==> run A <==
==> flow/design.v <==
`timescale 1ns / 1ps 
`timescale 1ns / 1ps
 `timescale 1ns / 1ps 
module muldiv#(parameter XLEN = 32)
(
    input                   clk_i,
    input                   rst_i,
    input  [XLEN-1 : 0]     a_i,
    input  [XLEN-1 : 0]     b_i,
    input                   req_i,
    input  [ 2 : 0]         operation_sel_i,
    output reg [XLEN-1 : 0] muldiv_result_o,
    output reg              ready_o
);
function [XLEN-1 : 0] abs;
    input [XLEN-1 : 0] num;
    abs = num[XLEN-1] ? -num : num;
endfunction
wire operation_mul, operation_mulh, operation_mulhsu, operation_mulhu,
     operation_div, operation_divu, operation_rem, operation_remu;
assign operation_mul = (operation_sel_i == 3'b000);
assign operation_mulh = (operation_sel_i == 3'b001);
assign operation_mulhsu = (operation_sel_i == 3'b010);
assign operation_mulhu = (operation_sel_i == 3'b011);
assign operation_div = (operation_sel_i == 3'b100);
assign operation_divu = (operation_sel_i == 3'b101);
assign operation_rem = (operation_sel_i == 3'b110);
assign operation_remu = (operation_sel_i == 3'b111);
wire is_divider, is_a_zero, is_b_zero,
     is_a_neg, is_b_neg, signed_adjust, mul_overflow;
assign is_divider = operation_sel_i[2];
assign is_a_zero = (a_i == 32'b0);
assign is_b_zero = (b_i == 32'b0);
assign is_a_neg  = a_i[31] & (operation_mulh | operation_mulhsu | operation_div | operation_rem);
assign is_b_neg  = b_i[31] & (operation_mulh | operation_div | operation_rem);
assign signed_adjust = is_a_neg ^ is_b_neg;
assign mul_overflow   = (is_a_neg & (a_i[30: 0] == 31'b0));
wire [XLEN-1 : 0] op_a, op_b;
assign op_a = ( | is_a_neg)? abs(a_i) : a_i;
assign op_b = ( | is_b_neg)? abs(b_i) : b_i;
wire              is_calc_done;
reg  [XLEN-1 : 0] reg32;
reg  [XLEN*2 : 0] result;        
reg  [ 5 : 0]     cnt;
reg  [XLEN-1 : 0]   op_a_r, op_b_r;
reg  [XLEN*2-1 : 0] fast_result, mul0, mul1;
reg  [ 1 : 0]       fast_mul_counter;
assign is_calc_done = !(operation_mul | operation_mulh | operation_mulhsu |
                        operation_mulhu)? ~|cnt : & fast_mul_counter;
wire [XLEN-1 : 0] mull, mulh, quotient, remainder;
assign mull = result[31 : 0];
assign mulh = result[63 : 32];
assign quotient = result[31 : 0];
assign remainder = result[64 : 33];
localparam S_IDLE        = 3'b000,
           S_CALC        = 3'b001,
           S_SIGN_ADJUST = 3'b010,
           S_DONE        = 3'b011,
           S_STALL       = 3'b100;
reg [2 : 0] S, S_nxt;
always @(posedge clk_i)
begin
    if (rst_i)
        S <= S_IDLE;
    else
        S <= S_nxt;
end
always @(*)
begin
    case (S)
        S_IDLE:
            S_nxt = (req_i)? (is_a_zero | is_b_zero)? S_DONE : S_CALC : S_IDLE;
        S_CALC:
            S_nxt = (is_calc_done)? S_SIGN_ADJUST : S_CALC;
        S_SIGN_ADJUST:
            S_nxt = S_DONE;
        S_DONE:
            S_nxt = S_IDLE;
        default:
            S_nxt = S_IDLE;
    endcase
end
wire mul_add = result[0];
wire div_sub = (result[63: 32] >= reg32);
wire [32 : 0] adder_opa, adder_opb;
assign adder_opa = is_divider ? -reg32 : reg32;
assign adder_opb = result[63: 32];
wire [32 : 0] adder_tmp = adder_opa + adder_opb;
wire [64 : 0] result_tmp = {adder_tmp, result[31: 0]};
always @(posedge clk_i)
begin
    if (rst_i || ((S == S_IDLE) & req_i)) begin
        fast_result <= 32'b0;
        fast_mul_counter <= 2'b0; 
    end
    else begin
        op_a_r <= op_a;
        op_b_r <= op_b;
        mul0 <= op_a_r * op_b_r;
        mul1 <= mul0;
        fast_result <= mul1;
        fast_mul_counter <= (& fast_mul_counter)? fast_mul_counter : fast_mul_counter + 1;
    end
end
always @(posedge clk_i)
begin
    if ( (S == S_IDLE) & req_i)
    begin
        if (is_divider)
        begin                        
            if (is_b_zero)
            begin                    
                result[64: 33] <= a_i;
                result[32]  <= 1'b0;
                result[31: 0] <= {32{1'b1}};
            end
            else
            begin
                cnt <= 'd32;
                reg32 <= op_b;
                result <= {1'b0, 32'b0, op_a};   
            end
        end
        else
        begin                        
            if (is_a_zero | is_b_zero)
            begin
                result <= 65'b0;
            end
            else
            begin
                cnt <= 'd31;
                reg32 <= op_a;
                result <= {1'b0, 32'b0, op_b};   
            end
        end
    end
    else if (S == S_CALC)
    begin
        cnt <= cnt - 'd1;
        if (is_divider)
        begin
            result <= (div_sub)? {result_tmp[63 : 0], 1'b1} : {result[63 : 0], 1'b0};
        end
        else
        begin
            result <= (mul_add)? {1'b0, result_tmp[64 : 1]} : {1'b0, result[64 : 1]};
        end
    end
    else if (S == S_SIGN_ADJUST)
    begin
        if (is_divider)
        begin
            result[64: 33] <= (is_a_neg)? -remainder : remainder;
            result[31: 0] <= (signed_adjust)? -quotient : quotient;
        end
        else
        begin
            result <= (operation_mulh | operation_mulhu)? (signed_adjust)? -fast_result : fast_result
                    : (operation_mulhsu)? (is_a_neg)? -fast_result : fast_result : fast_result;
        end
    end
end
always @(posedge clk_i)
begin
    if (S == S_DONE || S == S_STALL)
        ready_o <= 1;
    else
        ready_o <= 0;
end
always @(posedge clk_i)
begin
    if (S == S_DONE)
        muldiv_result_o <= ( {32{operation_mul}} & mull)
                      | ( {32{operation_mulh | operation_mulhsu | operation_mulhu}} & mulh)
                      | ( {32{operation_div | operation_divu}} & quotient)
                      | ( {32{operation_rem | operation_remu}} & remainder)
                      ;
    else
        muldiv_result_o <= muldiv_result_o;
end
endmodule
==> flow/run.sh <==
#!/bin/bash
# the make line also repeats each setting of config.mk as NAME=value (left out here)
make -C /OpenROAD-flow-scripts/flow DESIGN_CONFIG=/design/flow/config.mk WORK_HOME=/design/flow/orfs CLKGATE_MAP_FILE= finish
==> flow/config.mk <==
export PLATFORM = sky130hd
export DESIGN_NAME = muldiv
export DESIGN_NICKNAME = muldiv
export VERILOG_FILES = /design/flow/design.v
export SDC_FILE = /design/flow/constraint.sdc
export NUM_CORES = 4
export LEC_CHECK = 0
export ABC_AREA = 1
export CAP_MARGIN = 20
export CELL_PAD_IN_SITES_DETAIL_PLACEMENT = 2
export CELL_PAD_IN_SITES_GLOBAL_PLACEMENT = 0
export CORE_ASPECT_RATIO = 1.04
export CORE_MARGIN = 2
export CORE_UTILIZATION = 63
export GPL_TIMING_DRIVEN = 1
export MAX_ROUTING_LAYER = met4
export MIN_ROUTING_LAYER = met2
export PLACE_DENSITY = 0.58
export SETUP_SLACK_MARGIN = -0.62
export SLEW_MARGIN = 20
==> flow/constraint.sdc <==
create_clock -name core_clock -period 9.54 [get_ports {clk_i}]
set_input_delay 1.9080 -clock core_clock [delete_from_list [all_inputs] [get_ports {clk_i}]]
set_output_delay 1.9080 -clock core_clock [all_outputs]
set_load 0.01 [all_outputs]
==> run K: changes against run A <==
==> flow/config.mk (replaced) <==
export PLATFORM = sky130hd
export DESIGN_NAME = muldiv
export DESIGN_NICKNAME = muldiv
export VERILOG_FILES = /design/flow/design.v
export SDC_FILE = /design/flow/constraint.sdc
export NUM_CORES = 4
export LEC_CHECK = 0
export CAP_MARGIN = 20
export CORE_MARGIN = 2
export CORE_UTILIZATION = 72
export PLACE_DENSITY = 0.6
export SLEW_MARGIN = 20
export TNS_END_PERCENT = 5
==> flow/constraint.sdc (replaced) <==
create_clock -name core_clock -period 6.12 [get_ports {clk_i}]
set_input_delay 1.2240 -clock core_clock [delete_from_list [all_inputs] [get_ports {clk_i}]]
set_output_delay 1.2240 -clock core_clock [all_outputs]
set_load 0.01 [all_outputs]
==> run R: changes against run A <==
==> flow/config.mk (replaced) <==
export PLATFORM = sky130hd
export DESIGN_NAME = muldiv
export DESIGN_NICKNAME = muldiv
export VERILOG_FILES = /design/flow/design.v
export SDC_FILE = /design/flow/constraint.sdc
export NUM_CORES = 4
export LEC_CHECK = 0
export CAP_MARGIN = 20
export CORE_MARGIN = 2
export CORE_UTILIZATION = 40
export GPL_ROUTABILITY_DRIVEN = 0
export SLEW_MARGIN = 20
==> flow/constraint.sdc (replaced) <==
create_clock -name core_clock -period 10.8 [get_ports {clk_i}]
set_input_delay 2.1600 -clock core_clock [delete_from_list [all_inputs] [get_ports {clk_i}]]
set_output_delay 2.1600 -clock core_clock [all_outputs]
set_load 0.01 [all_outputs]
==> notes <==
In sequential cell count, run K and run R do not differ.
Against run K, the non-clock buffer count of run R is lower by 437.
Maximum frequency: run R is smaller than run K (about 10%).
Of run R and run K, run K has the higher global-route usage (gap 21 points).
Between run R and run K, the lower setup slack is in run K (gap 3800 ps).
Between run K and run R, the lower critical path depth is in run R (gap 2).
Of run K and run R, run R has the higher register-to-register slack (gap 3800 ps).
Run K completed and failed the layout checks on negative setup slack. Run A died in 3_5_place_dp, error DPL-0033. Run R ran to the end with no violations.
==> figures <==
| quantity | run R | run K | run A |
|---|---|---|---|
| Outcome | complete, no violations | failed layout checks | did not finish |
| Stage where the flow stopped | - | - | 3_5_place_dp |
| Violated checks | - | negative setup slack | - |
| Die Span Y | 379 um | 284 um | 320 um |
| Critical Path Source | op_b_r[7] | op_a_r[11] | - |
| Area post-placement | 59100 um^2 | 61500 um^2 | - |
| Number of cells in the yosys synthesis report | 6006 | 6006 | 8083 |
| Clk sink count | 398 | 398 | - |
| Floorplan die area | 144000 um^2 | 80500 um^2 | 98700 um^2 |
| Worst hold path startpoint | mul0[12] | mul0[43] | - |
| Diodes inserted | 4 | 9 | - |
| Gate Count Post-Synth | 6006 | 6006 | 8083 |
| Netlist Area Pre-Place | 56400 um^2 | 56400 um^2 | 60600 um^2 |
| TritonCTS clock tree | done | done | - |
| Total number of multi-input combinational cells | 4278 | 4278 | - |


==> trial 26: inputs <==
RTL: the design.v shown in full above, as it stands there.
clock: 6.95 ns
lec_check: 0
cap_margin: 20
core_margin: 2
core_utilization: 65
slew_margin: 20
run.sh (not shown) runs the stock make flow with config.mk's settings and CLKGATE_MAP_FILE=.
==> inputs of build 62, as changes to trial 26 <==
--- a/flow/config.mk
+++ b/flow/config.mk
@@ -7,5 +7,6 @@
 export LEC_CHECK = 0
 export CAP_MARGIN = 20
 export CORE_MARGIN = 2
-export CORE_UTILIZATION = 65
+export CORE_UTILIZATION = 40
+export PLACE_DENSITY = 0.6
 export SLEW_MARGIN = 20
==> flow/constraint.sdc (replaced) <==
create_clock -name core_clock -period 4.97 [get_ports {clk_i}]
set_input_delay 0.9940 -clock core_clock [delete_from_list [all_inputs] [get_ports {clk_i}]]
set_output_delay 0.9940 -clock core_clock [all_outputs]
set_load 0.01 [all_outputs]
==> reports/README.md <==
| Parameter | Value | Unit |
|---|---|---|
| Outcome | complete, but fails checks | - |
| Critical path data required time | 5340 | ps |
| Met3 Wirelength | 12.0 | mm |
| Number of failing setup endpoints in the final timing report | 56 | - |
| List of failed layout checks | negative setup slack | - |
| Post-place instance area | 64,100 | µm² |
| Global-route usage over all layers | 0.253 | - |
| Hold path start | mul0[15] | - |
| Number of core rows | 137 | - |
| Worst hold path endpoint | mul1[15] | - |
| Post-route worst setup slack | -2640 | ps |
| Share of the clock period used by the worst path | 1.53 | - |
| Met2 layer usage reported by global route | 0.413 | - |
| Count of inserted antenna diode cells | 2 | - |
| Antenna violations before repair | 3 | - |
The numbers above come from build 62.

==> reports/README.md <==
| Parameter | Value | Unit |
|---|---|---|
| Worst hold path endpoint | mul1[33] | - |
| Number of core rows | 107 | - |
| List of failed layout checks | negative setup slack | - |
| Met3 Wirelength | 16.1 | mm |
| Hold path start | mul0[33] | - |
| Number of failing setup endpoints in the final timing report | 36 | - |
| Post-route worst setup slack | -647 | ps |
| Critical path data required time | 7310 | ps |
| Outcome | complete, but fails checks | - |
The numbers above come from trial 26.

